## job 3066
Design battleship, start of the top module:
module battleship(
input wire clk,
input wire rst,  
input wire ARDUINO_A0,    
input wire ARDUINO_A1,    
input wire ARDUINO_A2,    
input wire ARDUINO_A3,    
output reg ARDUINO_IO0,   
output reg ARDUINO_IO1,   
output reg ARDUINO_IO2,   
output reg ARDUINO_IO6,   
output reg ARDUINO_IO7,   
output reg ARDUINO_IO8,   
output reg ARDUINO_IO9,   
output reg ARDUINO_IO10,  
output reg ARDUINO_IO11,  
output reg ARDUINO_A4,  
output reg ARDUINO_A5,  
output reg PMOD1_D0_P,  
output reg PMOD1_D0_N,  
output reg PMOD1_D1_P,  
output reg PMOD1_D1_N,  
output reg PMOD1_D2_P,  
output reg PMOD1_D2_N,  
output reg PMOD2_D0_P,  
output reg PMOD2_D0_N,  
output reg PMOD2_D1_P,  
output reg PMOD2_D2_P,  
output reg PMOD2_D2_N,  
output reg PMOD2_D3_P,  
output reg ARDUINO_IO3,   
output reg ARDUINO_IO4,   
output reg ARDUINO_IO5    
);
Settings: LEC_CHECK=0, CAP_MARGIN=40, CELL_PAD_IN_SITES_DETAIL_PLACEMENT=1, CELL_PAD_IN_SITES_GLOBAL_PLACEMENT=0, CORE_ASPECT_RATIO=0.9, CORE_MARGIN=5, CORE_UTILIZATION=33, PLACE_DENSITY_LB_ADDON=0.15, SETUP_SLACK_MARGIN=0.3, SLEW_MARGIN=20; clock period 4.66 ns.
run.sh (not shown) runs the stock make flow with config.mk's settings and CLKGATE_MAP_FILE=.
For job 6492, these inputs were changed with respect to job 3066:
==> flow/config.mk <==
export PLATFORM = sky130hd
export DESIGN_NAME = battleship
export DESIGN_NICKNAME = battleship
export VERILOG_FILES = /design/flow/design.v
export SDC_FILE = /design/flow/constraint.sdc
export NUM_CORES = 4
export LEC_CHECK = 0
export ABC_AREA = 1
export CAP_MARGIN = 20
export CORE_MARGIN = 2
export CORE_UTILIZATION = 45
export SLEW_MARGIN = 20
==> flow/constraint.sdc <==
create_clock -name core_clock -period 1.76 [get_ports {clk}]
set_input_delay 0.3520 -clock core_clock [delete_from_list [all_inputs] [get_ports {clk}]]
set_output_delay 0.3520 -clock core_clock [all_outputs]
set_load 0.01 [all_outputs]
Findings:
- Job 6492: complete, dirty (negative setup slack)
- Delta (job 6492 minus job 3066): aoi/oai-family share of the synthesized area now sits lower; cell area picked up an extra 52%; relative area change from synthesis to final layout has increased; non-clock buffer count has increased; utilization picked up an extra 36 points.
- Between job 3066 and job 6492, final critical-path share of the clock period increased.
- From job 3066 to job 6492 the numbers moved as follows: minimum setup slack in the final design decreased by 1.87 ns relative to the old numbers, hold slack has decreased, power after layout saw an increase.
Edits applied to the flow inputs when going from job 6492 to job 4971:
diff --git a/flow/config.mk b/flow/config.mk
--- a/flow/config.mk
+++ b/flow/config.mk
@@ -10,3 +10,3 @@
 export CORE_MARGIN = 2
-export CORE_UTILIZATION = 45
+export CORE_UTILIZATION = 72
 export SLEW_MARGIN = 20
==> flow/constraint.sdc <==
create_clock -name core_clock -period 4.21 [get_ports {clk}]
set_input_delay 0.8420 -clock core_clock [delete_from_list [all_inputs] [get_ports {clk}]]
set_output_delay 0.8420 -clock core_clock [all_outputs]
set_load 0.01 [all_outputs]
Results
Job 6492 -> job 4971: global placement routability congestion increased by a few percent
Job 4971 finished every step from synthesis to the final layout, and the layout passed the timing, DRC and antenna checks.
Compared with job 6492, job 4971 shows number of cell instances on the worst register-to-register path higher by 2.
On height of the chip, the lower figure sits with job 4971, not job 6492.
Job 4971 against job 6492: multi-input combinational cell area moved down, sequential share of power moved down.
Of job 6492 and job 4971, the run reporting the lower sequential share of layout area was job 6492.
The higher count of plain and timing-repair buffers of job 6492 and job 4971 is in job 6492.
Delta (job 4971 minus job 6492): area of the placeable core now smaller, worst-case setup margin in the final layout now larger.

---

battleship again, from the RTL that the note above started with.
## battleship
module battleship(
input wire clk,
input wire rst,  
input wire ARDUINO_A0,    
input wire ARDUINO_A1,    
input wire ARDUINO_A2,    
input wire ARDUINO_A3,    
output reg ARDUINO_IO0,   
output reg ARDUINO_IO1,   
output reg ARDUINO_IO2,   
output reg ARDUINO_IO6,   
output reg ARDUINO_IO7,   
output reg ARDUINO_IO8,   
output reg ARDUINO_IO9,   
output reg ARDUINO_IO10,  
output reg ARDUINO_IO11,  
output reg ARDUINO_A4,  
output reg ARDUINO_A5,  
output reg PMOD1_D0_P,  
output reg PMOD1_D0_N,  
output reg PMOD1_D1_P,  
output reg PMOD1_D1_N,  
output reg PMOD1_D2_P,  
output reg PMOD1_D2_N,  
output reg PMOD2_D0_P,  
output reg PMOD2_D0_N,  
output reg PMOD2_D1_P,  
output reg PMOD2_D2_P,  
output reg PMOD2_D2_N,  
output reg PMOD2_D3_P,  
output reg ARDUINO_IO3,   
output reg ARDUINO_IO4,   
output reg ARDUINO_IO5    
);
Settings: LEC_CHECK=0, ABC_AREA=1, CAP_MARGIN=20, CORE_MARGIN=2, CORE_UTILIZATION=71, CTS_CLUSTER_DIAMETER=361, CTS_CLUSTER_SIZE=36, MAX_ROUTING_LAYER=met4, PLACE_DENSITY_LB_ADDON=0.16, SLEW_MARGIN=20, TNS_END_PERCENT=75; clock period 2.82 ns.
The baseline produced a layout that fails on setup timing.
Change:
Settings changed: SETUP_SLACK_MARGIN from default to 0.94, TNS_END_PERCENT 75 to default.
Clock period 2.82 ns to 3.12 ns, I/O delays scaled along.
=> The new run ran to the end with violations: setup timing; register-to-register slack hardly moves; synthesized area does not change; worst hold slack is about the same; sequential cell count is unchanged; setup slack is worse by 3.6 ps.
Change:
Settings changed: ABC_AREA 1 to default, CORE_UTILIZATION 71 to 69, CTS_CLUSTER_DIAMETER 361 to default, CTS_CLUSTER_SIZE 36 to default, MAX_ROUTING_LAYER met4 to default, PLACE_DENSITY_LB_ADDON 0.16 to default, SETUP_SLACK_MARGIN 0.94 to default.
Clock period 3.12 ns to 3.41 ns, I/O delays scaled along.
This time the run ran to the end with no violations.
Clock power is lower by about a fifth.
Routed wire length went down by well over a third.
Combinational power shrinks by well over a third.
Change:
Settings changed: ABC_AREA from default to 1, CORE_UTILIZATION 69 to 64.
Clock period 3.41 ns to 2.91 ns, I/O delays scaled along.
Result: This time the run finished but failed the layout checks on setup timing. Setup slack loses 92 ps. Clock skew barely changes. Wire length went up by 15%. Global-route usage went down by 1.3 points. Register-to-register slack loses 90 ps. Non-clock buffer count went up by 12. Sequential share of layout area went down by 3.5 points.
Change:
Settings changed: ABC_AREA 1 to default, SETUP_SLACK_MARGIN from default to 0.9.
Clock period 2.91 ns to 3.43 ns, I/O delays scaled along.
Outcome: The changed run finished but fails on setup timing. Hold slack gains 9.9 ps. Final area rose by 2.9%. Core utilization went up by 8.8 points. Area after synthesis falls by 7.1%. Setup slack is worse by 43 ps.
Change:
Settings changed: CORE_UTILIZATION 64 to 32, SETUP_SLACK_MARGIN 0.9 to default.
Clock period 3.43 ns to 5.26 ns, I/O delays scaled along.
Effect: The changed run passed the timing, DRC and antenna checks; via count decreases by 13%; sequential share of layout area climbs by 4.6 points; synthesized cell count stays the same; setup slack is better by 1100 ps.

---

battleship again, from the RTL that the note above started with.
Settings: LEC_CHECK=0, ABC_AREA=1, CAP_MARGIN=35, CELL_PAD_IN_SITES_GLOBAL_PLACEMENT=2, CORE_ASPECT_RATIO=1.86, CORE_MARGIN=7, CORE_UTILIZATION=19, CTS_CLUSTER_SIZE=79, PLACE_DENSITY_LB_ADDON=0.18, SETUP_SLACK_MARGIN=0.36, SLEW_MARGIN=20, TNS_END_PERCENT=90; clock period 6.47 ns.
Edit:
Settings changed: CAP_MARGIN 35 to 20, CORE_MARGIN 7 to 5, PLACE_DENSITY_LB_ADDON 0.18 to not set, SETUP_SLACK_MARGIN 0.36 to not set, TNS_END_PERCENT 90 to 20.
Clock period 6.47 ns to 4.1 ns, I/O delays scaled along.
Setup slack gets worse by 2200 ps; cell area is higher by 0.60%; global-route usage is lower by 0.16 points; via count is higher by 0.68%; cell count is higher by 0.57%; routed wire length is lower by about 4.3%; power is higher by 57%; critical path depth is higher by 1; sequential cell count does not change; core utilization is lower by 0.12 points.
Edit:
Settings changed: CELL_PAD_IN_SITES_GLOBAL_PLACEMENT 2 to not set, CORE_ASPECT_RATIO 1.86 to not set, CORE_MARGIN 5 to 2, CORE_UTILIZATION 19 to 64, CTS_CLUSTER_SIZE 79 to not set, TNS_END_PERCENT 20 to not set.
Clock period 4.1 ns to 3.28 ns, I/O delays scaled along.
What happened: Maximum frequency rises by 20%; worst setup slack loses 230 ps; via count grows by 3.3%; synthesized cell count stays the same; wire length goes down by 25%; register-to-register slack is worse by 230 ps; global-route usage rises by 19 points; critical path depth rose by 3; clock power grows by 23%.
Edit:
Settings changed: ABC_AREA 1 to not set, CORE_UTILIZATION 64 to 29.
Clock period 3.28 ns to 7.92 ns, I/O delays scaled along.
Result: Cell area went down by 5.9%. Core utilization went down by 40 points. Synthesized cell count went down by 23%. First-iteration DRC count went up by 25%. Worst setup slack gains 3300 ps.
Edit:
Settings changed: ABC_AREA set to 1, CORE_UTILIZATION 29 to 69, CTS_CLUSTER_SIZE set to 97.
Clock period 7.92 ns to 2.42 ns, I/O delays scaled along.
- With this change the flow aborted during 5_1_grt
- area after synthesis rises by 7.6%
- die size came out lower by 54%
- synthesized cell count rises by 30%

---

battleship again, from the RTL that the note above started with.
==> flow/config.mk <==
export PLATFORM = sky130hd
export DESIGN_NAME = battleship
export DESIGN_NICKNAME = battleship
export VERILOG_FILES = /design/flow/design.v
export SDC_FILE = /design/flow/constraint.sdc
export NUM_CORES = 4
export LEC_CHECK = 0
export ABC_AREA = 1
export CAP_MARGIN = 20
export CORE_MARGIN = 2
export CORE_UTILIZATION = 72
export CTS_CLUSTER_DIAMETER = 63
export CTS_CLUSTER_SIZE = 45
export HOLD_SLACK_MARGIN = 0.29
export MAX_ROUTING_LAYER = met4
export MIN_ROUTING_LAYER = met1
export PLACE_DENSITY_LB_ADDON = 0.03
export SETUP_SLACK_MARGIN = 0.84
export SLEW_MARGIN = 20
export TNS_END_PERCENT = 40
==> flow/constraint.sdc <==
create_clock -name core_clock -period 3.02 [get_ports {clk}]
set_input_delay 0.6040 -clock core_clock [delete_from_list [all_inputs] [get_ports {clk}]]
set_output_delay 0.6040 -clock core_clock [all_outputs]
set_load 0.01 [all_outputs]
The starting point finished but failed the layout checks on negative setup slack.
Edit:
--- a/flow/config.mk
+++ b/flow/config.mk
@@ -8 +7,0 @@
-export ABC_AREA = 1
@@ -11 +10 @@
-export CORE_UTILIZATION = 72
+export CORE_UTILIZATION = 70
@@ -14 +12,0 @@
-export HOLD_SLACK_MARGIN = 0.29
@@ -18 +15,0 @@
-export SETUP_SLACK_MARGIN = 0.84
@@ -20 +16,0 @@
-export TNS_END_PERCENT = 40
==> flow/constraint.sdc (replaced) <==
create_clock -name core_clock -period 2.99 [get_ports {clk}]
set_input_delay 0.5980 -clock core_clock [delete_from_list [all_inputs] [get_ports {clk}]]
set_output_delay 0.5980 -clock core_clock [all_outputs]
set_load 0.01 [all_outputs]
=> The changed run ran to the end with violations: negative setup slack. Final area goes down by 10%. Die area went down by 4.3%. Via count goes down by 23%. Global-route usage fell by 4.1 points. Sequential share of layout area came out higher by 3.3 points.
Edit:
--- a/flow/config.mk
+++ b/flow/config.mk
@@ -7,0 +8 @@
+export ABC_AREA = 1
@@ -10 +11 @@
-export CORE_UTILIZATION = 70
+export CORE_UTILIZATION = 72
@@ -12 +13,2 @@
-export CTS_CLUSTER_SIZE = 45
+export CTS_CLUSTER_SIZE = 15
+export HOLD_SLACK_MARGIN = 0.29
@@ -15,0 +18 @@
+export SETUP_SLACK_MARGIN = 0.93
==> flow/constraint.sdc (replaced) <==
create_clock -name core_clock -period 3.11 [get_ports {clk}]
set_input_delay 0.6220 -clock core_clock [delete_from_list [all_inputs] [get_ports {clk}]]
set_output_delay 0.6220 -clock core_clock [all_outputs]
set_load 0.01 [all_outputs]
=>
- With this change the flow died in global routing (5_1_grt) on GRT-0232
- area after synthesis rises by a little under a tenth
- synthesized cell count rises by a quarter to a third
- die size rises by a few percent
Power is estimated from default activity; no workload was simulated.
